Design AuctionSearch, start of the top module:
module AuctionSearch(
  input         clock,
  input         reset,
  output        io_rewardIn_0_ready,
  input         io_rewardIn_0_valid,
  input  [7:0]  io_rewardIn_0_reward,
  input  [10:0] io_rewardIn_0_idx,
  input         io_rewardIn_0_last,
  output [10:0] io_agentIdx_0,
  input  [7:0]  io_price_0,
  output        io_rewardIn_1_ready,
  input         io_rewardIn_1_valid,
  input  [7:0]  io_rewardIn_1_reward,
  input  [10:0] io_rewardIn_1_idx,
  output [10:0] io_agentIdx_1,
  input  [7:0]  io_price_1,
  output        io_rewardIn_2_ready,
  input         io_rewardIn_2_valid,
  input  [7:0]  io_rewardIn_2_reward,
  input  [10:0] io_rewardIn_2_idx,
  output [10:0] io_agentIdx_2,
  input  [7:0]  io_price_2,
  output        io_rewardIn_3_ready,
  input         io_rewardIn_3_valid,
  input  [7:0]  io_rewardIn_3_reward,
  input  [10:0] io_rewardIn_3_idx,
  output [10:0] io_agentIdx_3,
  input  [7:0]  io_price_3,
  output        io_rewardIn_4_ready,
  input         io_rewardIn_4_valid,
  input  [7:0]  io_rewardIn_4_reward,
  input  [10:0] io_rewardIn_4_idx,
  output [10:0] io_agentIdx_4,
  input  [7:0]  io_price_4,
  output        io_rewardIn_5_ready,
  input         io_rewardIn_5_valid,
  input  [7:0]  io_rewardIn_5_reward,
  input  [10:0] io_rewardIn_5_idx,
  output [10:0] io_agentIdx_5,
  input  [7:0]  io_price_5,
  output        io_rewardIn_6_ready,
  input         io_rewardIn_6_valid,
  input  [7:0]  io_rewardIn_6_reward,
  input  [10:0] io_rewardIn_6_idx,
  output [10:0] io_agentIdx_6,
  input  [7:0]  io_price_6,
  output        io_rewardIn_7_ready,
  input         io_rewardIn_7_valid,
  input  [7:0]  io_rewardIn_7_reward,
  input  [10:0] io_rewardIn_7_idx,
  output [10:0] io_agentIdx_7,
  input  [7:0]  io_price_7,
  input         io_resultOut_ready,
  output        io_resultOut_valid,
  output [10:0] io_resultOut_winner,
  output [7:0]  io_resultOut_bid
);
Size in the first run: ~340 I/O pins.
export LEC_CHECK = 0
export CAP_MARGIN = 20
export CORE_MARGIN = 2
export CORE_UTILIZATION = 71
export CTS_CLUSTER_SIZE = 33
export SETUP_SLACK_MARGIN = 0.6
export SLEW_MARGIN = 20
create_clock -name core_clock -period 2.11 [get_ports {clock}]
run.sh (not shown) runs the stock make flow with config.mk's settings and CLKGATE_MAP_FILE=.
The first run stopped in 5_1_grt on GRT-0116.
Then changed:
Settings changed: CORE_UTILIZATION 71 to 66, CTS_CLUSTER_SIZE 33 to default, PLACE_DENSITY from default to 0.6, SETUP_SLACK_MARGIN 0.6 to default.
Clock period 2.11 ns to 3.25 ns, I/O delays scaled along.
=> The changed run finished but fails on setup timing. Synthesized cell count is unchanged. Area after synthesis stays the same. Die area rose by a little under a tenth.
Then changed:
Settings changed: CORE_UTILIZATION 66 to 40.
Clock period 3.25 ns to 3.8 ns, I/O delays scaled along.
Now the flow completed with no timing, DRC or antenna violations.
Sequential share of layout area is higher by 1.8 points.
Total power is lower by about a fifth.
Sequential power is lower by about a fifth.
Routed wire length is lower by a few percent.
Via count is lower by a little under a tenth.
Non-clock buffer count is lower by 312.
Setup slack improves by 360 ps.
Then changed:
Settings changed: ABC_AREA from default to 1, CORE_UTILIZATION 40 to 72, CTS_CLUSTER_DIAMETER from default to 249.
Clock period 3.8 ns to 2.72 ns, I/O delays scaled along.
Now the flow finished but fails on setup timing.
Die size shrinks by 41%.
Count of clock-buffer cells in the layout shrinks by 23.
Cell area grows by 8.8%.
Cell count grows by 9.0%.
Total power grows by 63%.


Starting RTL as in the previous note.
Design AuctionSearch, start of the top module:
module AuctionSearch(
  input         clock,
  input         reset,
  output        io_rewardIn_0_ready,
  input         io_rewardIn_0_valid,
  input  [7:0]  io_rewardIn_0_reward,
  input  [10:0] io_rewardIn_0_idx,
  input         io_rewardIn_0_last,
  output [10:0] io_agentIdx_0,
  input  [7:0]  io_price_0,
  output        io_rewardIn_1_ready,
  input         io_rewardIn_1_valid,
  input  [7:0]  io_rewardIn_1_reward,
  input  [10:0] io_rewardIn_1_idx,
  output [10:0] io_agentIdx_1,
  input  [7:0]  io_price_1,
  output        io_rewardIn_2_ready,
  input         io_rewardIn_2_valid,
  input  [7:0]  io_rewardIn_2_reward,
  input  [10:0] io_rewardIn_2_idx,
  output [10:0] io_agentIdx_2,
  input  [7:0]  io_price_2,
  output        io_rewardIn_3_ready,
  input         io_rewardIn_3_valid,
  input  [7:0]  io_rewardIn_3_reward,
  input  [10:0] io_rewardIn_3_idx,
  output [10:0] io_agentIdx_3,
  input  [7:0]  io_price_3,
  output        io_rewardIn_4_ready,
  input         io_rewardIn_4_valid,
  input  [7:0]  io_rewardIn_4_reward,
  input  [10:0] io_rewardIn_4_idx,
  output [10:0] io_agentIdx_4,
  input  [7:0]  io_price_4,
  output        io_rewardIn_5_ready,
  input         io_rewardIn_5_valid,
  input  [7:0]  io_rewardIn_5_reward,
  input  [10:0] io_rewardIn_5_idx,
  output [10:0] io_agentIdx_5,
  input  [7:0]  io_price_5,
  output        io_rewardIn_6_ready,
  input         io_rewardIn_6_valid,
  input  [7:0]  io_rewardIn_6_reward,
  input  [10:0] io_rewardIn_6_idx,
  output [10:0] io_agentIdx_6,
  input  [7:0]  io_price_6,
  output        io_rewardIn_7_ready,
  input         io_rewardIn_7_valid,
  input  [7:0]  io_rewardIn_7_reward,
  input  [10:0] io_rewardIn_7_idx,
  output [10:0] io_agentIdx_7,
  input  [7:0]  io_price_7,
  input         io_resultOut_ready,
  output        io_resultOut_valid,
  output [10:0] io_resultOut_winner,
  output [7:0]  io_resultOut_bid
);
Settings: LEC_CHECK=0, CAP_MARGIN=20, CORE_MARGIN=2, CORE_UTILIZATION=40, PLACE_DENSITY=0.6, SETUP_SLACK_MARGIN=0.42, SLEW_MARGIN=20; clock period 3.8 ns.
The starting point went through all stages and came out clean.
Next try:
- CORE_UTILIZATION: 40 -> 71
- PLACE_DENSITY: 0.6 -> unset
- SETUP_SLACK_MARGIN: 0.42 -> -0.2
- clock period: 3.8 -> 2.12 ns (I/O delays scaled with it)
What happened: With this change the flow never finished: it broke off in 4_1_cts on DPL-0033; die area shrinks by 43%; area after synthesis is unchanged; synthesized cell count stays the same.
Next try:
- CORE_UTILIZATION: 71 -> 40
- PLACE_DENSITY: unset -> 0.6
- SETUP_SLACK_MARGIN: -0.2 -> unset
- clock period: 2.12 -> 3.67 ns (I/O delays scaled with it)
After rerunning: With this change the flow completed without violations. Synthesized cell count does not change. Die size increases by 76%. Synthesized area does not change.
Next try:
- ABC_AREA: unset -> 1
- CORE_UTILIZATION: 40 -> 66
- HOLD_SLACK_MARGIN: unset -> 0.3
- clock period: 3.67 -> 2.51 ns (I/O delays scaled with it)
Effect: The changed run produced a layout that fails on capacitance limit, slew limit, setup timing. Combinational power increases to 4.1 times its value. Global-route usage grows by 16 points. Clock skew came out higher by 8.2 ps. First-iteration DRC count grows to 2.7 times its value. Critical path depth is unchanged. Setup slack degrades by 1600 ps. Wire length is higher by about 40%. Total power climbs by 84%. Synthesized cell count went up by 19%. Clock-buffer cell count shrinks by 26. Sequential power climbs by about 54%.
Next try:
- ABC_AREA: 1 -> unset
- CORE_UTILIZATION: 66 -> 21
- HOLD_SLACK_MARGIN: 0.3 -> unset
- clock period: 2.51 -> 4.52 ns (I/O delays scaled with it)
After rerunning: This time the run passed the timing, DRC and antenna checks; design area drops by 16%; flip-flop count is unchanged; worst hold slack gets better by 90 ps; routed wire length falls by 27%; die size rose to 2.9 times its value; final cell count went up by 2.7%; synthesized area decreases by 5.6%; sequential power shrinks by 47%; register-to-register slack gets better by 1800 ps; setup slack improves by 1600 ps.
Power figures rest on the tool's default switching activity, not on a simulated workload.
